<file path="flow/config.mk">
export PLATFORM = sky130hd
export DESIGN_NAME = top_module
export DESIGN_NICKNAME = top_module
export VERILOG_FILES = /design/flow/design.v
export SDC_FILE = /design/flow/constraint.sdc
export NUM_CORES = 4
export LEC_CHECK = 0
export CAP_MARGIN = 20
export CORE_ASPECT_RATIO = 1.57
export CORE_MARGIN = 2
export CORE_UTILIZATION = 72
export CTS_CLUSTER_SIZE = 14
export PLACE_DENSITY_LB_ADDON = 0.04
export SLEW_MARGIN = 20
</file>
<file path="flow/constraint.sdc">
create_clock -name core_clock -period 6.76 [get_ports {clk}]
set_input_delay 1.3520 -clock core_clock [delete_from_list [all_inputs] [get_ports {clk}]]
set_output_delay 1.3520 -clock core_clock [all_outputs]
set_load 0.01 [all_outputs]
</file>
<file path="flow/design.v">
module converter (
    input wire [15:0] fixed_in,     
    output reg [15:0] float_out     
);
    reg sign;                       
    reg [4:0] exponent;             
    reg [10:0] mantissa;            
    reg [15:0] magnitude;           
    reg [4:0] leading_one;          
    always @(*) begin
        sign = fixed_in[15];                        
        magnitude = sign ? (~fixed_in + 1) : fixed_in;  
        casez (magnitude)
            16'b1???????????????: leading_one = 5'd15;
            16'b01??????????????: leading_one = 5'd14;
            16'b001?????????????: leading_one = 5'd13;
            16'b0001????????????: leading_one = 5'd12;
            16'b00001???????????: leading_one = 5'd11;
            16'b000001??????????: leading_one = 5'd10;
            16'b0000001?????????: leading_one = 5'd9;
            16'b00000001????????: leading_one = 5'd8;
            16'b000000001???????: leading_one = 5'd7;
            16'b0000000001??????: leading_one = 5'd6;
            16'b00000000001?????: leading_one = 5'd5;
            16'b000000000001????: leading_one = 5'd4;
            16'b0000000000001???: leading_one = 5'd3;
            16'b00000000000001??: leading_one = 5'd2;
            16'b000000000000001?: leading_one = 5'd1;
            16'b0000000000000001: leading_one = 5'd0;
            default: leading_one = 5'd0;
        endcase
        if (magnitude == 16'b0) begin
            exponent = 5'd0;     
            mantissa = 10'd0;
        end else begin
            exponent = 5'd15 + leading_one;  
            mantissa = (magnitude << (15 - leading_one)) >> 5; 
        end
        float_out = {sign, exponent, mantissa[9:0]};
    end
endmodule
`timescale 1ns / 1ps
module fifo #(
    parameter DATA_WIDTH = 8,
    parameter FIFO_DEPTH = 16
) (
    input wire clk,               
    input wire write_reset,      
    input wire write_enable,
    input wire [DATA_WIDTH-1:0] write_data,
    input wire fast_clk,          
    input wire read_reset,
    input wire read_enable,
    output reg [DATA_WIDTH-1:0] read_data,
    output reg empty_flag,
    output reg full_flag
);
    localparam POINTER_WIDTH = $clog2(FIFO_DEPTH);
    reg [DATA_WIDTH-1:0] memory[FIFO_DEPTH-1:0];
    reg [POINTER_WIDTH:0] write_pointer;
    reg [POINTER_WIDTH:0] write_pointer_gray;
    reg [POINTER_WIDTH:0] read_pointer_gray_sync_w;
    reg [POINTER_WIDTH:0] read_pointer;
    reg [POINTER_WIDTH:0] read_pointer_gray;
    reg [POINTER_WIDTH:0] write_pointer_gray_sync_r;
    always @(posedge clk or posedge write_reset) begin
        if (write_reset) begin
            write_pointer <= 0;
            write_pointer_gray <= 0;
        end else if (write_enable && !full_flag) begin
            memory[write_pointer[POINTER_WIDTH-1:0]] <= write_data;
            write_pointer <= write_pointer + 1;
            write_pointer_gray <= (write_pointer + 1) ^ ((write_pointer + 1) >> 1);  
        end
    end
    always @(posedge fast_clk or posedge read_reset) begin
        if (read_reset) begin
            read_pointer <= 0;
            read_pointer_gray <= 0;
        end else if (read_enable && !empty_flag) begin
            read_data <= memory[read_pointer[POINTER_WIDTH-1:0]];
            read_pointer <= read_pointer + 1;
            read_pointer_gray <= (read_pointer + 1) ^ ((read_pointer + 1) >> 1);  
        end
    end
    always @(posedge clk) begin
        read_pointer_gray_sync_w <= read_pointer_gray;  
    end
    always @(posedge fast_clk) begin
        write_pointer_gray_sync_r <= write_pointer_gray;  
    end
    always @(*) begin
        empty_flag = (read_pointer_gray == write_pointer_gray_sync_r);
        full_flag = (write_pointer_gray == {~read_pointer_gray_sync_w[POINTER_WIDTH:POINTER_WIDTH-1], read_pointer_gray_sync_w[POINTER_WIDTH-2:0]});
    end
endmodule
module imem (
    input wire clk,                        
    input wire rst,                        
    input wire shift_enable,               
    input wire [15:0] new_value,           
    output reg [1023:0] data_out           
);
    reg [15:0] memory [0:63];
    integer i;
    always @(posedge clk or posedge rst) begin
        if (rst) begin
            for (i = 0; i < 64; i = i + 1) begin
                memory[i] <= 16'b0;
            end
        end else if (shift_enable) begin
            for (i = 63; i > 0; i = i - 1) begin
                memory[i] <= memory[i-1];
            end
            memory[0] <= new_value;
        end
    end
    always @(posedge clk or posedge rst) begin
        if (rst) begin
            data_out <= 1024'b0;
        end else begin
            for (i = 0; i < 64; i = i + 1) begin
                data_out[(i*16) +: 16] <= memory[i];
            end
        end
    end
endmodule
module multiplier (
	input wire [15:0] a,
	input wire [15:0] b,
	output reg [31:0] product
);
	always @(*) begin
    	product = a * b;   
	end
endmodule
module alu_mac (
	input wire clk,
	input wire reset,
	input wire [1023:0] d,    	 
	input wire [1023:0] cmem, 	 
	output reg [31:0] out,    	 
	output reg done           	 
);
	reg [5:0] tap_index;      	 
	reg [31:0] sum;           	 
	wire [31:0] product;      	 
	wire [15:0] d_element;    	 
	wire [15:0] cmem_element; 	 
	assign d_element = d[(tap_index * 16) +: 16];
	assign cmem_element = cmem[(tap_index * 16) +: 16];
	multiplier mult_inst (
    	.a(d_element),
    	.b(cmem_element),
    	.product(product)
	);
	always @(posedge clk or posedge reset) begin
    	if (reset) begin
        	sum <= 32'b0;            
        	tap_index <= 6'b0;      
        	out <= 32'b0;           
        	done <= 1'b0;           
    	end else begin
        	if (tap_index < 63) begin
            	sum <= sum + product;   
            	tap_index <= tap_index + 1;  
            	done <= 1'b0;          
        	end else begin
            	sum <= sum + product;   
            	out <= sum;             
            	tap_index <= 6'b0;      
            	sum <= 32'b0;           
            	done <= 1'b1;           
        	end
    	end
	end
endmodule
module control (
    input wire clk,                  
    input wire fast_clk,             
    input wire reset,                
    input wire fifo_full,            
    input wire fifo_empty,           
    input wire mac_done,             
    output reg write_enable,         
    output reg read_enable,          
    output reg shift_enable,         
    output reg start_mac,            
    output reg done                  
);
    reg reset_sync1_clk, reset_sync2_clk;
    always @(posedge clk) begin
        reset_sync1_clk <= reset;
        reset_sync2_clk <= reset_sync1_clk;
    end
    wire synced_reset_clk = reset_sync2_clk;
    reg reset_sync1_fast, reset_sync2_fast;
    always @(posedge fast_clk) begin
        reset_sync1_fast <= reset;
        reset_sync2_fast <= reset_sync1_fast;
    end
    wire synced_reset_fast = reset_sync2_fast;
    typedef enum logic [1:0] {
        WRITE_IDLE,    
        FIFO_WRITE     
    } write_state_t;
    write_state_t write_state, next_write_state;
    typedef enum logic [2:0] {
        READ_IDLE,     
        FIFO_READ,     
        IMEM_SHIFT,    
        START_MAC,     
        WAIT_DONE      
    } read_state_t;
    read_state_t read_state, next_read_state;
    always @(posedge clk or posedge synced_reset_clk) begin
        if (synced_reset_clk) begin
            write_state <= WRITE_IDLE;
        end else begin
            write_state <= next_write_state;
        end
    end
    always @(*) begin
        case (write_state)
            WRITE_IDLE: begin
                if (!fifo_full)
                    next_write_state = FIFO_WRITE;  
                else
                    next_write_state = WRITE_IDLE;
            end
            FIFO_WRITE: begin
                if (fifo_full)
                    next_write_state = WRITE_IDLE;  
                else
                    next_write_state = FIFO_WRITE;
            end
            default: next_write_state = WRITE_IDLE;
        endcase
    end
    always @(posedge clk or posedge synced_reset_clk) begin
        if (synced_reset_clk) begin
            write_enable <= 1'b0;
        end else begin
            write_enable <= (write_state == FIFO_WRITE);
        end
    end
    always @(posedge fast_clk or posedge synced_reset_fast) begin
        if (synced_reset_fast) begin
            read_state <= READ_IDLE;
        end else begin
            read_state <= next_read_state;
        end
    end
    always @(*) begin
        case (read_state)
            READ_IDLE: begin
                if (!fifo_empty)
                    next_read_state = FIFO_READ;  
                else
                    next_read_state = READ_IDLE;
            end
            FIFO_READ: begin
                next_read_state = IMEM_SHIFT;     
            end
            IMEM_SHIFT: begin
                next_read_state = START_MAC;      
            end
            START_MAC: begin
                next_read_state = WAIT_DONE;      
            end
            WAIT_DONE: begin
                if (mac_done)
                    next_read_state = READ_IDLE;  
                else
                    next_read_state = WAIT_DONE;
            end
            default: next_read_state = READ_IDLE;
        endcase
    end
    always @(posedge fast_clk or posedge synced_reset_fast) begin
        if (synced_reset_fast) begin
            read_enable <= 1'b0;
            shift_enable <= 1'b0;
            start_mac <= 1'b0;
            done <= 1'b0;
        end else begin
            read_enable <= (read_state == FIFO_READ);
            shift_enable <= (read_state == IMEM_SHIFT);
            start_mac <= (read_state == START_MAC);
            done <= (read_state == WAIT_DONE && mac_done);
        end
    end
endmodule
module datapath (
    input wire clk,                   
    input wire fast_clk,              
    input wire reset,                 
    input wire write_enable,          
    input wire read_enable,           
    input wire shift_enable,          
    input wire cen,                   
    input wire wen,                   
    input wire [5:0] addr,            
    input wire [15:0] input_data,     
    input wire [1023:0] cmem_data_in,  
    output wire [31:0] result,        
    output wire fifo_empty,           
    output wire fifo_full,            
    output wire done                  
);
    wire [15:0] fifo_out;             
    wire [15:0] float_data;           
    wire [1023:0] imem_data;          
    wire [1023:0] cmem_flat_data;     
    wire [31:0] alu_out;              
    wire mac_done;                    
    fifo #(
        .DATA_WIDTH(16),
        .FIFO_DEPTH(64)
    ) fifo_inst (
        .clk(clk),
        .write_reset(reset),
        .write_enable(write_enable),
        .write_data(input_data),
        .fast_clk(fast_clk),
        .read_reset(reset),
        .read_enable(read_enable),
        .read_data(fifo_out),
        .empty_flag(fifo_empty),
        .full_flag(fifo_full)
    );
    converter converter_inst (
        .fixed_in(fifo_out),        
        .float_out(float_data)      
    );
    imem imem_inst (
        .clk(clk),
        .rst(reset),
        .shift_enable(shift_enable),
        .new_value(float_data),     
        .data_out(imem_data)
    );
    assign cmem_flat_data = cmem_data_in;
    alu_mac alu_mac_inst (
        .clk(fast_clk),
        .reset(reset),
        .d(imem_data),               
        .cmem(cmem_flat_data),       
        .out(alu_out),
        .done(mac_done)
    );
    assign result = alu_out;
    assign done = mac_done;
endmodule
module top_module (
    input wire clk,                 
    input wire reset,               
    input wire [15:0] input_data,   
    input wire [1023:0] cmem_data_in,  
    output wire [31:0] result,      
    output wire done                
);
    wire write_enable;      
    wire read_enable;       
    wire shift_enable;      
    wire fifo_empty;        
    wire fifo_full;         
    wire mac_done;          
    control control_inst (
        .clk(clk),
        .fast_clk(clk),
        .reset(reset),
        .fifo_full(fifo_full),
        .fifo_empty(fifo_empty),
        .mac_done(mac_done),
        .write_enable(write_enable),
        .read_enable(read_enable),
        .shift_enable(shift_enable),
        .done(done)
    );
    datapath datapath_inst (
        .clk(clk),
        .fast_clk(clk),
        .reset(reset),
        .write_enable(write_enable),
        .read_enable(read_enable),
        .shift_enable(shift_enable),
        .input_data(input_data),
        .cmem_data_in(cmem_data_in),
        .result(result),
        .fifo_empty(fifo_empty),
        .fifo_full(fifo_full),
        .done(mac_done)
    );
endmodule
</file>
<file path="flow/run.sh">
#!/bin/bash
# the make line also repeats each setting of config.mk as NAME=value (left out here)
make -C /OpenROAD-flow-scripts/flow DESIGN_CONFIG=/design/flow/config.mk WORK_HOME=/design/flow/orfs CLKGATE_MAP_FILE= finish
</file>
==> notes.md, run 1 <==
Results of the implementation run.

The flow did not finish. According to the logs, the last stage reached was global routing (5_1_grt). The first error in the log reads "[ERROR GRT-0232] Routing congestion too high. Check the congestion heatmap in the GUI".

In this run the clock root is driven by a sky130_fd_sc_hd__clkbuf_16. The proportion of register bits with asynchronous set or reset after synthesis is 67.1%. The number of buffers on the longest clock path is 4. The global-route congestion overflow total came out at 48. The placeable core area is 183,000 um2. Summing the areas of all compound-gate instances in the mapped netlist gives 4.41% of the synthesized area.

The number of buffers inserted during clock tree synthesis is 285. In the synthesized netlist, the cells that appear most often are sky130_fd_sc_hd__dfrtp_1 (2,154), sky130_fd_sc_hd__mux2_2 (1,058), sky130_fd_sc_hd__edfxtp_1 (1,040). The placement report lists the number of port buffers as 1,074. The total of flip-flops plus latches after synthesis came out at 3,211.

The cell-mix breakdown from Yosys lists the simple-gate area share as 3.04%. The share of the core area taken by cells at floorplan is 72.3%. The number of primary I/O pins is 1,075. The placement row count came out at 197. The fraction of synthesized area in multiplexers came out at 20.5%. The total routing usage reported by global routing is 71.6%. The per-instance average area after synthesis came out at 16.9 um2. Per the synthesis report, the dominant area consumer among library cells is sky130_fd_sc_hd__dfrtp_1. The area fraction of the dominant cell type after synthesis came out at 40.8%. Looking at the cell usage after synthesis, the top flip-flop cell is sky130_fd_sc_hd__dfrtp_1. The placed wire-length estimate came out at 327,000 um.

The post-place setup slack is -3060 ps. The total of warnings raised by yosys is 8. The yosys synthesis chip area came out at 132,000 um2. The synthesized cell area is 132,000 um2. The post-synthesis share of cell area spent on full adders, half adders and majority gates came out at 4.45%.

For reference, XOR and XNOR gates occupy 0.576% of the area reported after synthesis. The final weighted congestion recorded by global placement is 1.05. The synthesized netlist was found by Yosys to have 7,802 cells.

The most common cell in the synthesized netlist is sky130_fd_sc_hd__dfrtp_1. Sequential elements use 64.7% of the synthesized area. The CTS sink count is 3,211.

The post-synthesis cell count came out at 7,802. The synthesis run identifies the leading combinational cell family as multiplexers. The die boundary width is 346 um. The die footprint came out at 187,000 um2. Per the CTS log, the maximum H-tree level is 5. The overall die height came out at 541 um. Ranked by total cell area, the synthesized netlist is headed by sky130_fd_sc_hd__dfrtp_1 (41%), sky130_fd_sc_hd__edfxtp_1 (24%), sky130_fd_sc_hd__mux4_2 (11%). The net count after synthesis is 9,179. The post-synth count of flops with an enable pin is 1,040.

The number of unique standard cell types used by synthesis came out at 92.
-- what timing repair did --
action                     4_1_cts
setup endpoints to repair       28
cloned                           8
hold buffers                     0
setup buffers                   71
pin swaps                       51
gates resized                  186
-- stage by stage --
step / instance area, um2 / cells / hold WS [ps] / utilization, % / power [mW]
after global placement: 150000 / 11417 / 126 / 81.8 / 23.0
after CTS: 160000 / 11921 / 190 / 87.3 / 38.6
after detailed placement: 150000 / 11417 / 138 / 81.8 / 23.1
after floorplan: 132000 / 7802 / 97.1 / - / 21.6
-- routing by layer --
metal	GRT usage, %	GRT overflow
met1	68.5	3
met2	91.6	18
met3	52.8	3
met4	75.7	24
met5	28.9	0
==> inputs of run 2 (changes only) <==
- CORE_ASPECT_RATIO: 1.57 -> 1.28
- CORE_MARGIN: 2 -> 4
- CORE_UTILIZATION: 72 -> 29
- CTS_CLUSTER_SIZE: 14 -> 59
- GPL_TIMING_DRIVEN: default -> 0
- PLACE_DENSITY_LB_ADDON: 0.04 -> 0.1
- SETUP_SLACK_MARGIN: default -> 1.52
- SLEW_MARGIN: 20 -> 40
- TNS_END_PERCENT: default -> 75
- clock period: 6.76 -> 12.1 ns (I/O delays scaled with it)
==> notes.md, run 2 <==
Results of the implementation run.

The total setup buffers inserted after CTS came to 0 (-100%). The slew at the pin closest to its max-slew limit is 1050 ps. The largest total area in the synthesized netlist belongs to sky130_fd_sc_hd__dfrtp_1. For this run, the detailed router reports a per-instance via density of 5.14.

The post-synthesis cell count from yosys came out at 7,802 (unchanged). The sequential element share of the synthesized area is 64.7% (unchanged). The number of warning messages in the logs is 36. The overall die height is 772 um (+43%).

The script computed a power per unit cell area of 133 nW/um2. The effective utilization at floorplan came to 29.1% (-43 points). For this run, the leading register cell type out of synthesis is sky130_fd_sc_hd__dfrtp_1. The number of antenna violations at the first check in global routing came out at 145. The most used standard cell by instance count after synthesis is sky130_fd_sc_hd__dfrtp_1.

The count of library flops with an enable pin came out at 1,040 (unchanged). The number of buffers inserted during clock tree synthesis is 330 (+16%). In the synthesized netlist, the dominant kind of combinational cell is multiplexers.

The power consumed by sequential cells came out at 11.4 mW. According to the timing report, the critical path is launched from cmem_data_in[553]. The total of flip-flops plus latches after synthesis is 3,211 (unchanged). Entering global routing, the biggest net connects 54 pins. The cts-stage hold buffer count is 0 (unchanged). Post-route period utilization is reported as 86.1%. The total overflow left after global routing is 0. The first-pass detailed-route iteration total is 6. The arrival time at the worst endpoint is 11,290 ps. The post-layout instance count excluding filler cells is 16,335. Per report_power, the top consumer among the power groups is sequential cells. Internal power comes to 17.7 mW. The CTS root buffer is sky130_fd_sc_hd__clkbuf_16. The post-synthesis share of cell area spent on full adders, half adders and majority gates is 4.45% (unchanged).

The power report puts the net switching power at 5.35 mW. The setup total negative slack came out at 0 ps. The critical path in this run is classified as input port to flop.

The die boundary width came out at 605 um (+75%). The quantity of I/O buffers inserted on ports came out at 1,074 (unchanged). The via count of the first global-routing pass is 86,043. STA lists the maximum fanout along the critical path as 10. The cell area after placement was 161,000 um2 (+7.6%). The post-detailed-route DRC marker count is 0. The yosys synthesis chip area is 132,000 um2 (unchanged). The count of endpoints failing hold in the final timing report came out at 0. STA lists the endpoint of the worst register-to-register path as datapath_inst.alu_mac_inst.sum[30]. The logic gate share of total power came out at 5.8%.

The proportion of register bits with asynchronous set or reset after synthesis is 67.1% (unchanged). The placeable core area came out at 454,000 um2 (+150%). The synthesized cell area came out at 132,000 um2 (unchanged). STA classifies the critical path startpoint as an input port.

The clock skew came out at 107 ps. Registers are responsible for 49.2% of the overall power. The run finished with no timing, DRC or antenna violations.

The clock transition at the registers of the reported paths came out at 60 ps. The die footprint came out at 467,000 um2 (+150%). The insertion delay to the later sink of the worst-skew pair came out at 990 ps.

In this run the VDD rail shows a maximum IR drop of 169 uV. In this run the worst hold path is classified as flop to async pin. The global-route wire length before repair is 877,000 um. The final weighted congestion of routability-driven global placement is 0.968 (-8.1%). The total routing usage reported by global routing is 28.7%. The clock period minus worst slack is 10,420 ps. The finished layout cell area came out at 173,000 um2.

The net count of the finished layout is 10,992. The clock network power reported by the tool is 10.4 mW. The timing report lists the critical path depth as 29 cells. TritonCTS built the clock tree. The worst hold margin came out at 128 ps. In this run the worst setup path terminates at datapath_inst.alu_mac_inst.sum[30]. The max-capacitance violation count came out at 0. The script computed the net switching share of total power as 23.2%. The total wire length is 681,000 um. The clock share of power is 45.0%. Per the STA report, the cell with the highest stage delay on the worst path is sky130_fd_sc_hd__mux4_2. The xor-xnor portion of the synthesized cell area was 0.576% (unchanged). In the final routed layout, each cell accounts on average for 41.7 um.

The simple-gate share of the synthesized area came to 3.04% (unchanged). Per the slew report, the remaining headroom to the max-slew limit stands at 30.2%. The required time at the worst-slack endpoint came out at 12,970 ps.

The total via count after detailed routing is 83,888. STA classifies the critical path endpoint as a flop. The CTS sink count came out at 3,211 (unchanged). Setup repair after global routing left no endpoint under its margin.

The post-synthesis share of cell area spent on and-or and or-and gates came out at 4.41% (unchanged). Derived from the worst setup path, the maximum achievable clock frequency is 95.9 MHz. The power of the combinational group came out at 1.35 mW. The fraction of synthesized area in multiplexers came out at 20.5% (unchanged).

Among the stages of the critical path, the cell type that occurs most often is sky130_fd_sc_hd__fa_1. The post-synthesis cell count is 7,802 (unchanged). The placed wire-length estimate came out at 546,000 um (+67%). By area the synthesized netlist is led by sky130_fd_sc_hd__dfrtp_1 (41%), sky130_fd_sc_hd__edfxtp_1 (24%), sky130_fd_sc_hd__mux4_2 (11%).

The peak per-stage delay on the critical path is 720 ps. The first-iteration detailed-routing DRC count is 7,400. The register-to-register setup slack came out at 1730 ps. The number of buffers on the longest clock path came to 4 (unchanged). The total of warnings raised by yosys is 8 (unchanged).

The final antenna-violating net count is 0. The final timing report lists a max-slew violation count of 0. The net count after synthesis came out at 9,179 (unchanged). The per-instance average area after synthesis is 16.9 um2 (unchanged). The reported leakage power is 72.8 nW. By count the netlist is led by sky130_fd_sc_hd__dfrtp_1 (2,154), sky130_fd_sc_hd__mux2_2 (1,058), sky130_fd_sc_hd__edfxtp_1 (1,040). The area fraction of the dominant cell type after synthesis came out at 40.8% (unchanged).

The H-tree depth reported by CTS came to 5 (unchanged). The category of cells accounting for the largest share of critical-path delay is adder cells. The number of primary I/O pins is 1,075 (unchanged). For the worst flop-to-flop path, the logic depth is 30. The combined buffer and inverter count along the critical path came out at 6. From synthesis to final layout, the design area changed by 31.0%. The final report lists the setup-violating endpoint count as 0. The number of unique standard cell types used by synthesis is 92 (unchanged). Per the timing report, the most critical flop-to-flop path originates at datapath_inst.alu_mac_inst.tap_index[1]. The placement row count was 280 (+42%). The total instance count after detailed placement is 15,346 (+34%).

The total of cells resized after clock tree synthesis came out at 30 (-84%).
[run 2: through the flow]
step           util [%]  worst slack, ps  power (mW)
6_report           38.1             1680        23.1
5_1_grt            38.1             1460        23.8
4_1_cts            37.9             1530        23.3
3_5_place_dp       35.5             49.7        12.9
3_3_place_gp       33.2           -45760        12.9
2_1_floorplan         -           -25270        12.1
[run 2: metal layers]
metal  wire [um]  up-vias  track usage, %
met1      241000    45931            31.7
met2      358000     3413            51.9
li1            -    33487               -
met5         517        -               0
met3       39000      985            5.36
met4       42400       72            15.3
[run 2: area by class of cell]
cell class | count | area [um2]
Fill cell | 42494 | 281000
Timing Repair Buffer | 1481 | 19900
Buffer | 432 | 2280
Tap cell | 6063 | 7590
Inverter | 394 | 1490
Clock buffer | 454 | 9250
Sequential cell | 3211 | 85500
Multi-Input combinational cell | 3765 | 44500
Clock inverter | 141 | 1600
Antenna cell | 394 | 986
==> inputs of run 3 (changes only) <==
- CORE_ASPECT_RATIO: 1.28 -> default
- CORE_MARGIN: 4 -> 2
- CORE_UTILIZATION: 29 -> 35
- CTS_CLUSTER_SIZE: 59 -> default
- GPL_TIMING_DRIVEN: 0 -> default
- PLACE_DENSITY: default -> 0.6
- PLACE_DENSITY_LB_ADDON: 0.1 -> default
- SETUP_SLACK_MARGIN: 1.52 -> default
- SLEW_MARGIN: 40 -> 20
- TNS_END_PERCENT: 75 -> default
- clock period: 12.1 -> 10.7 ns (I/O delays scaled with it)
==> notes.md, run 3 <==
Results of the implementation run.

The worst path in the final design needs a cycle of 10,050 ps, including I/O delays and setup. The number of stages on the worst setup path came out at 28 (-3.4%). The worst max-slew margin expressed relative to the limit is 22.2% (-7.9 points). Setup repair after global routing left no endpoint under its margin.

The most used standard cell by instance count after synthesis is sky130_fd_sc_hd__dfrtp_1. The post-place setup slack is -62.8 ps (-112 ps). The yosys synthesis chip area is 132,000 um2 (unchanged). In the power breakdown, the biggest contributor is sequential cells. The overall die height is 619 um (-20%).

The post-synthesis cell count from yosys came to 7,802 (unchanged). The number of unique standard cell types used by synthesis was 92 (unchanged). The placeable core area is 376,000 um2 (-17%). The global-route congestion overflow total came out at 0 (unchanged). The routed wire length per instance came to 31.7 um (-24%).

The number of warning messages in the logs is 75 (+110%). TritonCTS built the clock tree. The sequential element share of the synthesized area was 64.7% (unchanged). The number of buffers on the longest clock path was 4 (unchanged). The share of the cycle needed by the critical path after routing is 94.0% (+7.8 points). The total of flip-flops plus latches after synthesis is 3,211 (unchanged). The placed wire-length estimate came to 321,000 um (-41%). The peak per-stage delay on the critical path came out at 1000 ps (+280 ps). The number of antenna violations at the first check in global routing was 175 (+21%). The post-synthesis share of cell area spent on full adders, half adders and majority gates came out at 4.45% (unchanged). The fraction of synthesized area in multiplexers is 20.5% (unchanged). The worst voltage drop across the vdd grid is 142 uV (-16%). The total instance count after detailed placement came out at 13,777 (-10%). The net count after synthesis was 9,179 (unchanged). The per-instance average area after synthesis was 16.9 um2 (unchanged). Post-synth the commonest register cell is sky130_fd_sc_hd__dfrtp_1. Yosys reports that the most numerous cell types are sky130_fd_sc_hd__dfrtp_1 (2,154), sky130_fd_sc_hd__mux2_2 (1,058), sky130_fd_sc_hd__edfxtp_1 (1,040). The clock network power consumption is 11.5 mW (+10%). The net count of the finished layout is 10,494 (-4.5%). The maximum clock frequency came out at 99.5 MHz. The post-detailed-route DRC marker count is 0 (unchanged). The total internal power came to 20.0 mW (+13%). The total of cells resized after clock tree synthesis is 0 (-100%).

The proportion of register bits with asynchronous set or reset after synthesis was 67.1% (unchanged). Looking at the setup timing report, the critical path kind is input port to flop. The capturing point of the worst reg2reg path is datapath_inst.alu_mac_inst.sum[30]. The power consumed by sequential cells is 12.9 mW (+10%). The via count of the first global-routing pass came out at 80,464 (-6.5%).

The max-capacitance violation count is 0 (unchanged). The setup total negative slack was 0 ps (unchanged). Summed over all instances, the cell type with the most area after synthesis is sky130_fd_sc_hd__dfrtp_1. The H-tree depth reported by CTS is 5 (unchanged).

The simple-gate share of the synthesized area is 3.04% (unchanged). The clock share of power was 44.5% (-0.5 points). The largest driver fanout on the critical path was 13 (+3).

The combinational gate area is 43,800 um2 (-1.6%). The total routing usage reported by global routing was 24.0% (-4.6 points). The flow ran to the end and the layout has no timing, DRC or antenna violations. The worst setup margin is 646 ps (-1030 ps).

The highest-delay cell along the critical path is sky130_fd_sc_hd__clkdlybuf4s50_1. The largest net degree at the start of global routing is 199 (+270%). The combined buffer and inverter count along the critical path is 5 (-1). The cell that appears most often on the critical path is sky130_fd_sc_hd__fa_1.

The cts-stage hold buffer count came out at 0 (unchanged). The arrival time at the worst endpoint came out at 10,810 ps (-480 ps). The logic gate share of total power is 5.5% (-0.3 points). The final weighted congestion of routability-driven global placement came to 0.952 (-1.6%).

The synthesized cell area is 132,000 um2 (unchanged). The area fraction of the dominant cell type after synthesis came out at 40.8% (unchanged). The insertion delay to the later sink of the worst-skew pair was 940 ps (-50 ps). The net switching power was 5.71 mW (+6.8%).

The die footprint is 383,000 um2 (-18%). The total setup buffers inserted after CTS came out at 0 (unchanged). The post-synthesis share of cell area spent on and-or and or-and gates is 4.41% (unchanged). The count of endpoints failing hold in the final timing report came to 0 (unchanged).

The filler cell count is 33,195 (-22%). The first-iteration detailed-routing DRC count is 8,251 (+12%). Per STA, the startpoint of the critical path is cmem_data_in[830]. The global-route wire length before repair was 642,000 um (-27%). The power of the combinational group is 1.41 mW (+4%).

The combined flip-flop and latch cell area came out at 85,500 um2 (about the same). The die boundary width is 619 um (+2.3%). The required time at the worst-slack endpoint came out at 11,460 ps (-1510 ps). The startpoint of the worst-slack reg-to-reg timing path is datapath_inst.alu_mac_inst.tap_index[1]. The routed via count divided by cell count is 5.44 (+6.0%). The switching power as a share of total power is 22.2% (-0.99 points). The length in cells of the worst reg-to-reg path is 30 (unchanged).

The nature of the critical path endpoint is a flop. The CTS root buffer is sky130_fd_sc_hd__clkbuf_16. STA classifies the critical path startpoint as an input port.

The post-route total power came out at 25.8 mW (+12%). The power per unit of standard cell area was 159 nW/um2 (+19%). The area overhead of the layout relative to synthesis came out at 22.6%. The effective utilization at floorplan came out at 35.2% (+6.1 points).

The xor-xnor portion of the synthesized cell area is 0.576% (unchanged). The proportion of power drawn by flip-flops and latches came out at 50.0% (+0.8 points). The first-pass detailed-route iteration total came out at 8 (+2). The clock transition at the registers of the reported paths came out at 60 ps (about the same).

The CTS sink count came to 3,211 (unchanged). The total of warnings raised by yosys is 8 (unchanged). The register-to-register setup slack is 1070 ps (-660 ps). The count of library flops with an enable pin is 1,040 (unchanged).

The post-synthesis cell count is 7,802 (unchanged). The slew at the pin closest to its max-slew limit came out at 1160 ps (+115 ps). The total via count after detailed routing is 79,246 (-5.5%). The number of primary I/O pins is 1,075 (unchanged).

The main area contributors are sky130_fd_sc_hd__dfrtp_1 (41%), sky130_fd_sc_hd__edfxtp_1 (24%), sky130_fd_sc_hd__mux4_2 (11%). On the critical path the largest part of the delay comes from adder cells. The final core utilization is 43.1% (+5.0 points). OpenSTA lists the critical path endpoint as datapath_inst.alu_mac_inst.sum[30]. The clock skew was 71.1 ps (-36.0 ps). Among the non-sequential cells, multiplexers take the most area.

The number of buffers inserted during clock tree synthesis came to 329 (-0.30%). The final antenna-violating net count came out at 0 (unchanged). The total wire length came out at 462,000 um (-32%).

The reported leakage power came out at 68.7 nW (-5.6%). The number of setup violations in the final report came out at 0 (unchanged). The post-layout instance count excluding filler cells is 14,557 (-11%). The placement row count came out at 225 (-20%). The class of the tightest hold or removal check is flop to async pin.

The final count of pins violating max slew came out at 0 (unchanged). The quantity of I/O buffers inserted on ports came to 1,074 (unchanged).
run 3: area by class of cell:
cell class / count / area share [%]
flip-flops and latches: 3211 / 52.8
inverters: 394 / 0.918
clock inverters: 136 / 0.940
multi-input cells: 3765 / 27.0
clock buffers: 450 / 5.73
repair buffers: 1416 / 8.45
well taps: 4994 / 3.86
diodes: 191 / 0.295
run 3: metrics by stage:
step	area (um2)	hold WS (ps)
3_5_place_dp	151000	172
6_report	162000	161
4_1_cts	161000	171
5_1_grt	162000	200
2_1_floorplan	132000	97.1
3_3_place_gp	151000	157
run 3: metal layers:
layer	part of all wire, %	track usage [%]	vias up
met4	7.4	17.3	66
met3	8.7	6.36	1280
met2	49	39.1	4083
li1	-	-	32271
met5	0.095	0	-
met1	35	27.5	41546
==> inputs of run 4 (changes only) <==
- ABC_AREA: default -> 1
- CORE_ASPECT_RATIO: default -> 0.63
- CORE_MARGIN: 2 -> 4
- CORE_UTILIZATION: 35 -> 71
- GPL_ROUTABILITY_DRIVEN: default -> 0
- MIN_ROUTING_LAYER: default -> met2
- SETUP_SLACK_MARGIN: default -> 1.5
- clock period: 10.7 -> 8.95 ns (I/O delays scaled with it)
==> notes.md, run 4 <==
Results of the implementation run.

The synthesized cell area is 136,000 um2 (+2.7%). The number of buffers on the longest clock path is 4 (unchanged). The CTS sink count is 3,211 (unchanged). The CTS root buffer is sky130_fd_sc_hd__clkbuf_16. Among the non-sequential cells, AND-OR/OR-AND gates take the most area.

The die boundary width was 559 um (-9.7%). The quantity of I/O buffers inserted on ports is 1,074 (unchanged). The effective utilization at floorplan is 71.3% (+36 points). The cts-stage hold buffer count came out at 0 (unchanged). The proportion of register bits with asynchronous set or reset after synthesis is 67.1% (unchanged).

The commonest cells after synthesis are sky130_fd_sc_hd__o21ai_0 (2,397), sky130_fd_sc_hd__dfrtp_1 (2,154), sky130_fd_sc_hd__nand2_1 (1,905). The placed wire-length estimate came out at 291,000 um (-9.2%). The placement row count is 127 (-44%). The area fraction of the dominant cell type after synthesis came out at 39.7% (-1.1 points). The cell area after placement came out at 151,000 um2 (+0.43%).

The net count after synthesis is 14,595 (+59%). The global-route congestion overflow total is 4. The count of library flops with an enable pin was 1,040 (unchanged).

Sorting the synthesis cell report by count puts at the top sky130_fd_sc_hd__o21ai_0. The post-synthesis cell count from yosys is 13,218 (+69%). The flow halted during global routing (5_1_grt).

The xor-xnor portion of the synthesized cell area is 0.252% (-0.32 points). The fraction of synthesized area in multiplexers is 0.00830% (-20 points). Looking at area per cell type in the netlist, the leader is sky130_fd_sc_hd__dfrtp_1. The number of unique standard cell types used by synthesis is 64 (-30%). The post-synthesis share of cell area spent on and-or and or-and gates came out at 14.4% (+10 points).

The per-instance average area after synthesis came out at 10.3 um2 (-39%). The number of primary I/O pins is 1,075 (unchanged). The yosys synthesis chip area is 136,000 um2 (+2.7%).

The total of warnings raised by yosys is 8 (unchanged). The total of flip-flops plus latches after synthesis came to 3,211 (unchanged). The post-synthesis cell count came out at 13,218 (+69%). The first error in the log reads "[ERROR GRT-0116] Global routing finished with congestion. Check the congestion regions in the DRC Viewer".

Yosys attributes the largest share of cell area to sky130_fd_sc_hd__dfrtp_1 (40%), sky130_fd_sc_hd__edfxtp_1 (23%), sky130_fd_sc_hd__o21ai_0 (8.8%). The sequential element share of the synthesized area came to 63.0% (-1.7 points). The synthesis report names the predominant flop master as sky130_fd_sc_hd__dfrtp_1. The die footprint is 198,000 um2 (-48%). The H-tree depth reported by CTS came out at 5 (unchanged). The placeable core area was 190,000 um2 (-49%). The run stopped with a tool error.

The overall die height is 355 um (-43%). The number of buffers inserted during clock tree synthesis came to 281 (-15%). The simple-gate share of the synthesized area was 11.9% (+8.9 points). The global routing report lists combined usage of all routing layers as 75.6%.

The post-synthesis share of cell area spent on full adders, half adders and majority gates came to 4.33% (-0.12 points).
==> run 4: per-stage QoR <==
| step | power, mW | TNS, ps | setup WS (ps) | std cells |
|---|---|---|---|---|
| 4_1_cts | 28.4 | 0 | 1090 | 17111 |
| 3_5_place_dp | 16.6 | -14730 | -1050 | 16534 |
| 3_3_place_gp | 16.5 | -11570 | -877 | 16534 |
| 2_1_floorplan | 15.8 | - | -22660 | 13218 |
==> run 4: per-layer routing <==
metal	GRT overflow	global-route usage [%]
met5	1	61.1
met4	0	54.8
met3	3	86.9
met2	0	78.2
met1	-	-
==> run 4: timing repair <==
action | 4_1_cts
gates cloned | 35
setup endpoints to repair | 25
setup buffers | 54
resized | 596
pin swaps | 123
==> inputs of run 5 (changes only) <==
- ABC_AREA: 1 -> 0
- CELL_PAD_IN_SITES_GLOBAL_PLACEMENT: default -> 1
- CORE_MARGIN: 4 -> 5
- SETUP_SLACK_MARGIN: 1.5 -> -0.57
- clock period: 8.95 -> 13.1 ns (I/O delays scaled with it)
==> notes.md, run 5 <==
Results of the implementation run.

The placed wire-length estimate is 276,000 um (-5.3%). After synthesis, the cell types taking the most area are sky130_fd_sc_hd__dfrtp_1 (41%), sky130_fd_sc_hd__edfxtp_1 (24%), sky130_fd_sc_hd__mux4_2 (11%). The H-tree depth reported by CTS is 5 (unchanged). The proportion of register bits with asynchronous set or reset after synthesis came out at 67.1% (unchanged). The root buffer cell chosen for the clock tree is sky130_fd_sc_hd__clkbuf_16. The count of library flops with an enable pin is 1,040 (unchanged). The tool reported: "[ERROR GRT-0116] Global routing finished with congestion. Check the congestion regions in the DRC Viewer".

The post-synthesis cell count from yosys was 7,802 (-41%). The post-synthesis share of cell area spent on full adders, half adders and majority gates is 4.45% (+0.12 points). Yosys shows that the main logic family after synthesis is multiplexers. The total of cells resized after clock tree synthesis is 0 (-100%). The total of warnings raised by yosys is 8 (unchanged). The synthesized cell area came to 132,000 um2 (-2.6%). The post-synthesis cell count is 7,802 (-41%). The total routing usage reported by global routing came out at 73.5%. The total of flip-flops plus latches after synthesis came out at 3,211 (unchanged).

It got as far as global routing (5_1_grt) and failed there. The total instance count after detailed placement came to 11,128 (-33%). The sequential element share of the synthesized area is 64.7% (+1.7 points). The die footprint is 195,000 um2 (-1.6%). The total setup buffers inserted after CTS is 0 (-100%). The number of unique standard cell types used by synthesis came out at 92 (+44%). The number of buffers inserted during clock tree synthesis is 278 (-1.1%). The xor-xnor portion of the synthesized cell area is 0.576% (+0.32 points). The area fraction of the dominant cell type after synthesis came out at 40.8% (+1.1 points). Post-synth the commonest register cell is sky130_fd_sc_hd__dfrtp_1. The number of buffers on the longest clock path is 4 (unchanged). The most used standard cell by instance count after synthesis is sky130_fd_sc_hd__dfrtp_1. The flow did not finish. The die boundary width is 554 um (-0.93%).

The quantity of I/O buffers inserted on ports is 1,074 (unchanged). The post-synthesis share of cell area spent on and-or and or-and gates came out at 4.41% (-10 points). The fraction of synthesized area in multiplexers came out at 20.5% (+20 points). The post-place setup slack is 1080 ps (+2130 ps). The net count after synthesis came out at 9,179 (-37%). The placeable core area is 185,000 um2 (-2.9%). The CTS sink count was 3,211 (unchanged). The most area-hungry cell type in the Yosys netlist is sky130_fd_sc_hd__dfrtp_1. The per-instance average area after synthesis came to 16.9 um2 (+65%). The number of primary I/O pins was 1,075 (unchanged). The effective utilization at floorplan came out at 71.6% (+0.21 points). The overall die height came out at 352 um (-0.71%). The yosys synthesis chip area came out at 132,000 um2 (-2.6%).

The cts-stage hold buffer count came out at 0 (unchanged). The simple-gate share of the synthesized area came out at 3.04% (-8.9 points). The placement row count was 125 (-1.6%). Summed over all layers, the global routing overflow is 16. By count the netlist is led by sky130_fd_sc_hd__dfrtp_1 (2,154), sky130_fd_sc_hd__mux2_2 (1,058), sky130_fd_sc_hd__edfxtp_1 (1,040).
## run 5: per-layer routing
layer,GRT overflow,GRT usage (%)
met1,-,-
met2,1,77.9
met3,10,82.8
met4,2,53.2
met5,3,54.9
## run 5: per-stage QoR
stage / hold WS, ps / instance area, um2
after CTS: 182 / 156000
after detailed placement: 214 / 146000
after global placement: 190 / 146000
after floorplan: 97.1 / 132000
==> inputs of run 6 (changes only) <==
- ABC_AREA: 0 -> 1
- CAP_MARGIN: 20 -> 40
- CORE_ASPECT_RATIO: 0.63 -> 1.57
- CORE_MARGIN: 5 -> 3
- CORE_UTILIZATION: 71 -> 26
- CTS_CLUSTER_DIAMETER: default -> 313
- GPL_ROUTABILITY_DRIVEN: 0 -> default
- GPL_TIMING_DRIVEN: default -> 0
- PLACE_DENSITY: 0.6 -> 0.75
- SETUP_SLACK_MARGIN: -0.57 -> default
- clock period: 13.1 -> 13.4 ns (I/O delays scaled with it)
==> notes.md, run 6 <==
Results of the implementation run.

The overall die height is 911 um (+160%). The run stopped with a tool error. The total of cells resized after clock tree synthesis is 0 (unchanged). The placement summary gives the final routability congestion estimate as 1.28. The total of flip-flops plus latches after synthesis is 3,211 (unchanged). The synthesized cell area is 136,000 um2 (+2.7%). The post-synthesis cell count is 13,218 (+69%). The net count after synthesis came out at 14,595 (+59%).

The run ended at global routing (5_1_grt). The die boundary width was 583 um (+5.2%). The biggest combinational cell group after synthesis is AND-OR/OR-AND gates.

The number of primary I/O pins came out at 1,075 (unchanged). The number of buffers on the longest clock path is 4 (unchanged). Of all cell types, the one taking the most synthesized area is sky130_fd_sc_hd__dfrtp_1.

The quantity of I/O buffers inserted on ports was 1,074 (unchanged). The effective utilization at floorplan came out at 26.2% (-45 points). The global-route congestion overflow total is 25.

The simple-gate share of the synthesized area is 11.9% (+8.9 points). The fraction of synthesized area in multiplexers is 0.00830% (-20 points). The yosys synthesis chip area is 136,000 um2 (+2.7%). The cts-stage hold buffer count is 0 (unchanged). The post-synthesis share of cell area spent on and-or and or-and gates was 14.4% (+10 points).

The main area contributors are sky130_fd_sc_hd__dfrtp_1 (40%), sky130_fd_sc_hd__edfxtp_1 (23%), sky130_fd_sc_hd__o21ai_0 (8.8%). The placeable core area is 519,000 um2 (+180%). The H-tree depth reported by CTS is 5 (unchanged). The area fraction of the dominant cell type after synthesis was 39.7% (-1.1 points). The first error in the log reads "[ERROR GRT-0116] Global routing finished with congestion. Check the congestion regions in the DRC Viewer". The total of warnings raised by yosys is 8 (unchanged).

The post-synthesis share of cell area spent on full adders, half adders and majority gates came to 4.33% (-0.12 points). The placement row count came out at 331 (+160%). Ranked by instance count, the synthesized netlist is headed by sky130_fd_sc_hd__o21ai_0 (2,397), sky130_fd_sc_hd__dfrtp_1 (2,154), sky130_fd_sc_hd__nand2_1 (1,905). The count of library flops with an enable pin is 1,040 (unchanged).

The CTS sink count is 3,211 (unchanged). The post-synthesis cell count from yosys came out at 13,218 (+69%). The per-instance average area after synthesis came to 10.3 um2 (-39%). The placed wire-length estimate is 863,000 um (+210%). The number of unique standard cell types used by synthesis is 64 (-30%). The total routing usage reported by global routing is 65.5%.

The sequential element share of the synthesized area came to 63.0% (-1.7 points). The proportion of register bits with asynchronous set or reset after synthesis is 67.1% (unchanged). The die footprint is 531,000 um2 (+170%). The xor-xnor portion of the synthesized cell area came to 0.252% (-0.32 points). The synthesis report names the predominant flop master as sky130_fd_sc_hd__dfrtp_1.

The number of buffers inserted during clock tree synthesis is 318 (+14%). In the post-synthesis netlist, the cell with the most instances is sky130_fd_sc_hd__o21ai_0. The cell sitting at the root of the clock tree is a sky130_fd_sc_hd__clkbuf_16.

The total setup buffers inserted after CTS came to 0 (unchanged). The cell area after placement came out at 167,000 um2 (+14%).
==> run 6: through the flow <==
stage	std cells	worst slack, ps	utilization, %	total power, mW
4_1_cts	22257	1730	34.3	20.7
3_5_place_dp	21689	661	32.2	11.3
3_3_place_gp	21118	-32480	29.9	11.2
2_1_floorplan	13218	-19100	-	10.6
==> run 6: layer usage <==
metal | overflow | GRT usage (%)
met5 | 1 | 47.1
met4 | 1 | 53.7
met3 | 16 | 69.7
met2 | 7 | 69.6
met1 | - | -
==> inputs of run 7 (changes only) <==
- ABC_AREA: 1 -> default
- CAP_MARGIN: 40 -> 20
- CELL_PAD_IN_SITES_GLOBAL_PLACEMENT: 1 -> default
- CORE_ASPECT_RATIO: 1.57 -> default
- CORE_MARGIN: 3 -> 2
- CORE_UTILIZATION: 26 -> 55
- CTS_CLUSTER_DIAMETER: 313 -> default
- GPL_TIMING_DRIVEN: 0 -> default
- MIN_ROUTING_LAYER: met2 -> default
- PLACE_DENSITY: 0.75 -> 0.6
- clock period: 13.4 -> 5.93 ns (I/O delays scaled with it)
==> notes.md, run 7 <==
Results of the implementation run.

The run finished, with violations left. The reasons given for failing layout checks are setup timing. In this run the worst setup path terminates at datapath_inst.alu_mac_inst.sum[30]. The first global-routing pass estimated 615,000 um of wire.

The fraction of synthesized area in multiplexers is 20.5% (+20 points). The total wire length came out at 441,000 um. The worst voltage drop across the vdd grid came out at 348 uV. The simple-gate share of the synthesized area is 3.04% (-8.9 points).

The count of endpoints failing hold in the final timing report came out at 0. The sequential element share of the synthesized area is 64.7% (+1.7 points). The net switching power came out at 10.1 mW. The worst setup margin is -2630 ps. The main power-consuming group is sequential cells. The total of warnings raised by yosys is 8 (unchanged). The number of buffers on the longest clock path came out at 4 (unchanged).

The clock period minus worst slack came out at 8560 ps. The final weighted congestion of routability-driven global placement is 0.978 (-24%). The commonest cells after synthesis are sky130_fd_sc_hd__dfrtp_1 (2,154), sky130_fd_sc_hd__mux2_2 (1,058), sky130_fd_sc_hd__edfxtp_1 (1,040). The maximum clock frequency came out at 117 MHz. Nets still carrying antenna violations after routing amount to 0. The post-synthesis cell count from yosys is 7,802 (-41%). Combinational power for this build is 2.94 mW. The first element of the critical path is datapath_inst.alu_mac_inst.tap_index[0]. The category of the most critical setup path is flop to flop. The total instance count after detailed placement is 12,239 (-44%). In the post-synthesis netlist, the biggest area contributors are sky130_fd_sc_hd__dfrtp_1 (41%), sky130_fd_sc_hd__edfxtp_1 (24%), sky130_fd_sc_hd__mux4_2 (11%). The number of stages on the worst setup path is 33.

The logic gate share of total power came out at 6.3%. The die boundary width came out at 494 um (-15%). The number of antenna violations at the first check in global routing came to 109. The startpoint of the worst-slack reg-to-reg timing path is datapath_inst.alu_mac_inst.tap_index[0]. According to the report, the first pass of detailed routing completed in 6 iterations.

STA classifies the critical path startpoint as a flop. The xor-xnor portion of the synthesized cell area is 0.576% (+0.32 points). The peak per-stage delay on the critical path is 680 ps. The effective utilization at floorplan is 55.4% (+29 points).

The largest net degree at the start of global routing is 207. The capturing point of the worst reg2reg path is datapath_inst.alu_mac_inst.sum[30]. The critical path's slowest stage uses the library cell sky130_fd_sc_hd__mux4_2.

For the worst flop-to-flop path, the logic depth is 33. After detailed routing, the average wire length per cell comes to 33.8 um. The power report lists the sequential group at 23.2 mW.

The overall die height came to 494 um (-46%). The area fraction of the dominant cell type after synthesis is 40.8% (+1.1 points). The synthesized cell area is 132,000 um2 (-2.6%). The share of the cycle needed by the critical path after routing is 144%. In this design, the critical path's most frequently occurring cell is sky130_fd_sc_hd__fa_1. The number of unique standard cell types used by synthesis came to 92 (+44%).

The post-synthesis share of cell area spent on and-or and or-and gates is 4.41% (-10 points). After filler insertion, the fill cell instance count of the layout stands at 15,855. The placed wire-length estimate came out at 304,000 um (-65%). In the final run the clock tree shows a worst skew of 155 ps. The post-synthesis share of cell area spent on full adders, half adders and majority gates came to 4.45% (+0.12 points). The number of setup violations in the final report came out at 28. The net count of the finished layout came out at 10,924.

The yosys synthesis chip area is 132,000 um2 (-2.6%). The total of flip-flops plus latches after synthesis is 3,211 (unchanged). Global routing used 36.2% of the available tracks across all layers.

The worst hold margin came out at 125 ps. The reported leakage power came out at 71.5 nW. The internal portion of the total power is 36.5 mW.

Grouping non-sequential cells by family puts the most area in multiplexers. The CTS sink count came out at 3,211 (unchanged). Clock tree synthesis selected as its root buffer the cell sky130_fd_sc_hd__clkbuf_16. Setup repair after global routing could not meet its margin everywhere. The per-instance average area after synthesis was 16.9 um2 (+65%). The class of the tightest hold or removal check is flop to async pin. The power per unit of standard cell area came out at 282 nW/um2. The tool warning count for the run is 94. Along the critical path, the tally of buffer and inverter instances is 11. The slew at the pin closest to its max-slew limit came out at 1290 ps. The combined flip-flop and latch cell area came out at 85,500 um2. The placeable core area came out at 239,000 um2 (-54%). The via count of the first global-routing pass is 82,150. The proportion of register bits with asynchronous set or reset after synthesis came to 67.1% (unchanged).

The post-synthesis cell count is 7,802 (-41%). The net count after synthesis is 9,179 (-37%). Relative to the synthesized area, the layout overhead comes to 24.8%. Along the worst path, the maximum fanout reaches 7. The register-to-register setup slack is -2630 ps. The post-route total power came out at 46.6 mW.

The quantity of I/O buffers inserted on ports came out at 1,074 (unchanged). The combinational gate area is 44,600 um2. Net switching is 21.6% of the power.

The proportion of power drawn by flip-flops and latches came out at 49.8%. The synthesized design spends more area on one cell type than any other, namely sky130_fd_sc_hd__dfrtp_1. The placement row count came out at 179 (-46%). For reference, the final report shows the max-slew violation count at 0.

The die footprint is 244,000 um2 (-54%). The worst setup path is captured at a flop. The insertion delay to the later sink of the worst-skew pair is 1040 ps. The most used standard cell by instance count after synthesis is sky130_fd_sc_hd__dfrtp_1.

The worst max-slew margin expressed relative to the limit came out at 14.2%. The number of buffers inserted during clock tree synthesis came to 333 (+4.7%). The number of primary I/O pins came out at 1,075 (unchanged). The count of library flops with an enable pin is 1,040 (unchanged).

Per the log, the first TritonRoute iteration ended with a DRC count of 9,974. The total via count after detailed routing came out at 81,612. The clock network is responsible for 43.9% of the overall power. The clock network power consumption is 20.4 mW. The post-layout instance count excluding filler cells is 13,032.

The post-detailed-route DRC marker count is 0. The required time at the worst-slack endpoint came out at 6710 ps. The TritonCTS clock tree is done. The global-route congestion overflow total is 0. The clock transition at the registers of the reported paths is 60 ps. The H-tree depth reported by CTS is 5 (unchanged).

Among cell families on the critical path, the largest total delay comes from adder cells. Data arrives at the worst endpoint at 9340 ps. Using the TritonRoute via totals, the vias-per-cell ratio works out to 6.26.

In the synthesized netlist the dominant register cell turns out to be sky130_fd_sc_hd__dfrtp_1. The max-capacitance violation count is 0.
-- run 7: layer usage --
layer	vias to the layer above	share of wire [%]	global-route usage, %
met2	4744	46	54.8
met1	42544	37	47.1
li1	32962	-	-
met4	60	6.9	20.0
met3	1302	11	11.0
met5	-	0.098	0
-- run 7: per-stage QoR --
| stage | TNS, ps | area [um2] | util [%] | setup slack, ps |
|---|---|---|---|---|
| floorplan | - | 132000 | - | -30200 |
| global placement | -78630 | 151000 | 63.3 | -3790 |
| detailed placement | -79330 | 151000 | 63.3 | -3750 |
| CTS | -50180 | 164000 | 68.7 | -2590 |
| global route | -56240 | 165000 | 69.1 | -2830 |
| finish | -51500 | 165000 | 69.2 | -2630 |
-- run 7: final cells by class --
cell class,count,share of cell area [%]
Antenna cell,73,0.111
Clock buffer,459,5.75
Clock inverter,121,0.727
Inverter,394,0.917
Multi-Input combinational cell,3765,27.0
Sequential cell,3211,51.8
Tap cell,3167,2.40
Timing Repair Buffer,1842,11.2
-- run 7: timing repair --
item,in CTS,in global routing
cloned,7,1
gates resized,232,131
hold buffers,0,0
setup buffers,84,58
setup endpoints to repair,28,28
pin swaps,87,67
==> inputs of run 8 (changes only) <==
- CORE_UTILIZATION: 55 -> 40
- SETUP_SLACK_MARGIN: default -> -0.89
- clock period: 5.93 -> 10.7 ns (I/O delays scaled with it)
==> notes.md, run 8 <==
Results of the implementation run.

The peak per-stage delay on the critical path came out at 950 ps (+270 ps). The area fraction of the dominant cell type after synthesis came out at 40.8% (unchanged). The flow ran to the end and the layout has no timing, DRC or antenna violations. The switching power as a share of total power was 21.8% (+0.14 points). The number of antenna violations at the first check in global routing came out at 163 (+50%). The placement row count came out at 211 (+18%).

The worst setup path is of the flop to flop kind. The power of the combinational group came out at 1.42 mW (-52%). The die boundary width is 579 um (+17%). The insertion delay to the later sink of the worst-skew pair came out at 980 ps (-60 ps). For reference, the top cells by area after synthesis are sky130_fd_sc_hd__dfrtp_1 (41%), sky130_fd_sc_hd__edfxtp_1 (24%), sky130_fd_sc_hd__mux4_2 (11%). The number of primary I/O pins is 1,075 (unchanged). The proportion of register bits with asynchronous set or reset after synthesis is 67.1% (unchanged). The first-iteration detailed-routing DRC count is 8,036 (-19%). The total routing usage reported by global routing is 27.4% (-8.8 points). The total of cells resized after clock tree synthesis was 0 (-100%).

The number of warning messages in the logs is 88 (-6.4%). The net switching power came to 5.72 mW (-43%). The proportion of power drawn by flip-flops and latches came out at 49.0% (-0.8 points).

The number of unique standard cell types used by synthesis is 92 (unchanged). The worst setup path is captured at a flop. The total of flip-flops plus latches after synthesis is 3,211 (unchanged). The largest net degree at the start of global routing came to 193 (-6.8%). The filler cell count is 27,345 (+72%). The fraction of synthesized area in multiplexers is 20.5% (unchanged). The total of warnings raised by yosys came out at 8 (unchanged). The die footprint is 335,000 um2 (+37%).

The max-capacitance violation count is 0 (unchanged). The share of the cycle needed by the critical path after routing came out at 91.7% (-53 points). The power per unit of standard cell area came out at 162 nW/um2 (-42%).

The combined buffer and inverter count along the critical path is 9 (-2). The routed wire length per instance came out at 33.1 um (-2.1%). The global-route congestion overflow total is 0 (unchanged).

The total wire length came out at 460,000 um (+4.3%). The post-layout instance count excluding filler cells came to 13,877 (+6.5%). The worst hold margin is 115 ps (-10.4 ps).

The worst voltage drop across the vdd grid came out at 149 uV (-57%). The total setup buffers inserted after CTS came out at 0 (-100%). The count of library flops with an enable pin came out at 1,040 (unchanged). The count of endpoints failing hold in the final timing report came out at 0 (unchanged). The register-to-register setup slack is 880 ps (+3520 ps). The final core utilization came out at 49.0% (-20 points).

The reported leakage power is 68.9 nW (-3.6%). The clock network power consumption is 12.0 mW (-41%). The H-tree depth reported by CTS is 5 (unchanged). The yosys synthesis chip area is 132,000 um2 (unchanged). The min-delay analysis places its worst path in the category flop to async pin. The total via count after detailed routing is 79,249 (-2.9%). The number of stages on the worst setup path came out at 29 (-12%).

The number of buffers inserted during clock tree synthesis is 329 (-1.2%). The simple-gate share of the synthesized area is 3.04% (unchanged). The placeable core area is 330,000 um2 (+38%). The clock share of power is 45.6% (+1.7 points). Setup repair after global routing left no endpoint under its margin. The CTS sink count is 3,211 (unchanged).

Per STA, the library cell used most along the worst path is sky130_fd_sc_hd__fa_1. The post-synthesis share of cell area spent on full adders, half adders and majority gates is 4.45% (unchanged). The post-synthesis cell count from yosys came out at 7,802 (unchanged). The post-detailed-route DRC marker count came out at 0 (unchanged). The capture point of the worst register-to-register path is recorded as datapath_inst.alu_mac_inst.sum[30]. The setup total negative slack is 0 ps (+51,500 ps). The net count of the finished layout is 10,471 (-4.1%). Broken down by cell family, the worst path's largest delay share belongs to adder cells.

The length in cells of the worst reg-to-reg path came out at 29 (-12%). The first-pass detailed-route iteration total is 8 (+2). The quantity of I/O buffers inserted on ports came out at 1,074 (unchanged).

The clock period minus worst slack was 9820 ps (+1250 ps). The power consumed by sequential cells is 12.9 mW (-44%). The most used flip-flop cell after synthesis is sky130_fd_sc_hd__dfrtp_1. The overall die height was 579 um (+17%). The largest part of the power goes to sequential cells. The global-route wire length before repair is 637,000 um (+3.6%). The maximum clock frequency is 102 MHz (-13%).

The type of element launching the critical path is a flop. The final antenna-violating net count is 0 (unchanged). In this run the clock root is driven by a sky130_fd_sc_hd__clkbuf_16. The number of buffers on the longest clock path is 4 (unchanged). The net count after synthesis was 9,179 (unchanged).

The post-synthesis cell count came out at 7,802 (unchanged). The sequential element share of the synthesized area is 64.7% (unchanged). The clock skew came out at 144 ps (-11.4 ps). The combinational gate area is 43,700 um2 (-1.8%).

The routed via count divided by cell count is 5.71 (-8.8%). The synthesized cell area is 132,000 um2 (unchanged). The clock transition at the registers of the reported paths is 60 ps (about the same). The total internal power is 20.5 mW (-44%). The destination of the critical timing path is datapath_inst.alu_mac_inst.sum[30]. The largest driver fanout on the critical path came out at 29 (+22). The placed wire-length estimate came out at 315,000 um (+3.5%). The number of setup violations in the final report was 0 (-100%). In the synthesized netlist, the dominant kind of combinational cell is multiplexers. The xor-xnor portion of the synthesized cell area is 0.576% (unchanged).

The final weighted congestion of routability-driven global placement is 0.932 (-4.7%). The synthesized design spends more area on one cell type than any other, namely sky130_fd_sc_hd__dfrtp_1. The worst max-slew margin expressed relative to the limit came out at 23.4% (+9.2 points).

The highest-delay cell along the critical path is sky130_fd_sc_hd__dfrtp_4. The slew at the pin closest to its max-slew limit is 1150 ps (-138 ps). The total instance count after detailed placement came out at 13,129 (+7.3%). The post-synthesis share of cell area spent on and-or and or-and gates came out at 4.41% (unchanged). The combined flip-flop and latch cell area is 85,500 um2 (unchanged). The startpoint of the worst-slack reg-to-reg timing path is datapath_inst.alu_mac_inst.tap_index[0].

The per-instance average area after synthesis is 16.9 um2 (unchanged). The required time at the worst-slack endpoint came out at 11,470 ps (+4760 ps). The arrival time at the worst endpoint came out at 10,580 ps (+1240 ps). The area overhead of the layout relative to synthesis came out at 22.2%.

The logic gate share of total power is 5.4% (-0.9 points). The final count of pins violating max slew is 0 (unchanged). The critical path starts at datapath_inst.alu_mac_inst.tap_index[0]. The cts-stage hold buffer count was 0 (unchanged). The effective utilization at floorplan is 40.1% (-15 points). The commonest cells after synthesis are sky130_fd_sc_hd__dfrtp_1 (2,154), sky130_fd_sc_hd__mux2_2 (1,058), sky130_fd_sc_hd__edfxtp_1 (1,040). The via count of the first global-routing pass is 80,505 (-2.0%).

TritonCTS built the clock tree. The most used standard cell by instance count after synthesis is sky130_fd_sc_hd__dfrtp_1.
-- run 8: area by class of cell --
cell class | instances | share of cell area, %
Tap cell | 4366 | 3.38
Multi-Input combinational cell | 3765 | 27.1
Inverter | 394 | 0.921
Clock buffer | 474 | 5.93
Timing Repair Buffer | 1393 | 8.42
Clock inverter | 130 | 1.14
Sequential cell | 3211 | 52.9
Antenna cell | 144 | 0.223
-- run 8: layer usage --
| metal | vias to the layer above | GRT usage (%) | part of all wire [%] |
|---|---|---|---|
| li1 | 32138 | - | - |
| met1 | 41796 | 32.6 | 36 |
| met2 | 4104 | 43.1 | 47 |
| met3 | 1139 | 7.76 | 9.2 |
| met4 | 72 | 18.9 | 7.4 |
| met5 | - | 0.610 | 0.11 |
-- run 8: through the flow --
step / total power, mW / setup slack, ps / cell area (um2)
global placement: 14.5 / 63.5 / 150000
detailed placement: 14.5 / 109 / 150000
floorplan: 13.7 / -26390 / 132000
finish: 26.2 / 884 / 162000
CTS: 26.4 / 884 / 161000
global route: 27.1 / 294 / 161000
==> inputs of run 9 (changes only) <==
- ABC_AREA: default -> 1
- CORE_ASPECT_RATIO: default -> 1.57
- CORE_UTILIZATION: 40 -> 70
- CTS_CLUSTER_SIZE: default -> 14
- HOLD_SLACK_MARGIN: default -> 0.3
- PLACE_DENSITY: 0.6 -> default
- PLACE_DENSITY_LB_ADDON: default -> 0.04
- SETUP_SLACK_MARGIN: -0.89 -> 1.39
- clock period: 10.7 -> 4.91 ns (I/O delays scaled with it)
==> notes.md, run 9 <==
Results of the implementation run.

In the synthesized netlist, the dominant kind of combinational cell is AND-OR/OR-AND gates. The fraction of synthesized area in multiplexers was 0.00830% (-20 points). The tool reported: "[ERROR GRT-0232] Routing congestion too high. Check the congestion heatmap in the GUI".

The xor-xnor portion of the synthesized cell area is 0.252% (-0.32 points). The global-route congestion overflow total is 680. The tree is rooted in a sky130_fd_sc_hd__clkbuf_16. The per-instance average area after synthesis came out at 10.3 um2 (-39%). The effective utilization at floorplan came out at 70.4% (+30 points). The most area-hungry cell type in the Yosys netlist is sky130_fd_sc_hd__dfrtp_1. The post-synthesis cell count from yosys came to 13,218 (+69%). The number of buffers on the longest clock path is 4 (unchanged). Overall routing resource usage recorded by global route was 78.3%. The H-tree depth reported by CTS is 5 (unchanged). The quantity of I/O buffers inserted on ports was 1,074 (unchanged).

The CTS sink count is 3,211 (unchanged). Yosys reports that the most numerous cell types are sky130_fd_sc_hd__o21ai_0 (2,397), sky130_fd_sc_hd__dfrtp_1 (2,154), sky130_fd_sc_hd__nand2_1 (1,905). The number of unique standard cell types used by synthesis is 64 (-30%).

The overall die height was 556 um (-4.0%). The simple-gate share of the synthesized area is 11.9% (+8.9 points). The total of flip-flops plus latches after synthesis came to 3,211 (unchanged).

The yosys synthesis chip area came out at 136,000 um2 (+2.7%). The run stopped with a tool error. The total of warnings raised by yosys came to 8 (unchanged).

The die footprint came out at 198,000 um2 (-41%). The synthesis stats list as the most numerous cell sky130_fd_sc_hd__o21ai_0. The area fraction of the dominant cell type after synthesis came out at 39.7% (-1.1 points). The number of primary I/O pins is 1,075 (unchanged). The die boundary width came to 355 um (-39%). The count of library flops with an enable pin was 1,040 (unchanged). The proportion of register bits with asynchronous set or reset after synthesis came out at 67.1% (unchanged). The post-synthesis share of cell area spent on and-or and or-and gates came out at 14.4% (+10 points).

The post-place setup slack came out at -4440 ps (-4550 ps). The main flop type after synthesis is sky130_fd_sc_hd__dfrtp_1. The post-synthesis share of cell area spent on full adders, half adders and majority gates is 4.33% (-0.12 points). The placed wire-length estimate came out at 360,000 um (+14%). The net count after synthesis is 14,595 (+59%). The number of buffers inserted during clock tree synthesis came out at 288 (-12%). The placeable core area came out at 193,000 um2 (-42%). The sequential element share of the synthesized area is 63.0% (-1.7 points). Progress stopped at global routing (5_1_grt). The final weighted congestion of routability-driven global placement came out at 1.06 (+14%). The post-synthesis cell count came out at 13,218 (+69%).

The placement row count came out at 202 (-4.3%). For reference, the top cells by area after synthesis are sky130_fd_sc_hd__dfrtp_1 (40%), sky130_fd_sc_hd__edfxtp_1 (23%), sky130_fd_sc_hd__o21ai_0 (8.8%). The synthesized cell area is 136,000 um2 (+2.7%).
==> run 9: metal layers <==
layer,track usage [%],GRT overflow
met1,76.0,10
met2,94.2,362
met3,65.0,17
met4,79.0,290
met5,40.4,1
==> run 9: metrics by stage <==
stage	cells	hold slack, ps	util [%]	cell area, um2
after floorplan	13218	97.1	-	136000
after global placement	17068	132	80.8	156000
after detailed placement	17068	163	80.8	156000
after CTS	17601	333	87.0	168000
==> run 9: repair_timing <==
action	in CTS
setup buffers	63
gates resized	518
pin swaps	64
cloned	26
hold buffers	1
hold endpoints to repair	7
setup endpoints to repair	48
Power figures rest on the tool's default switching activity, not on a simulated workload.
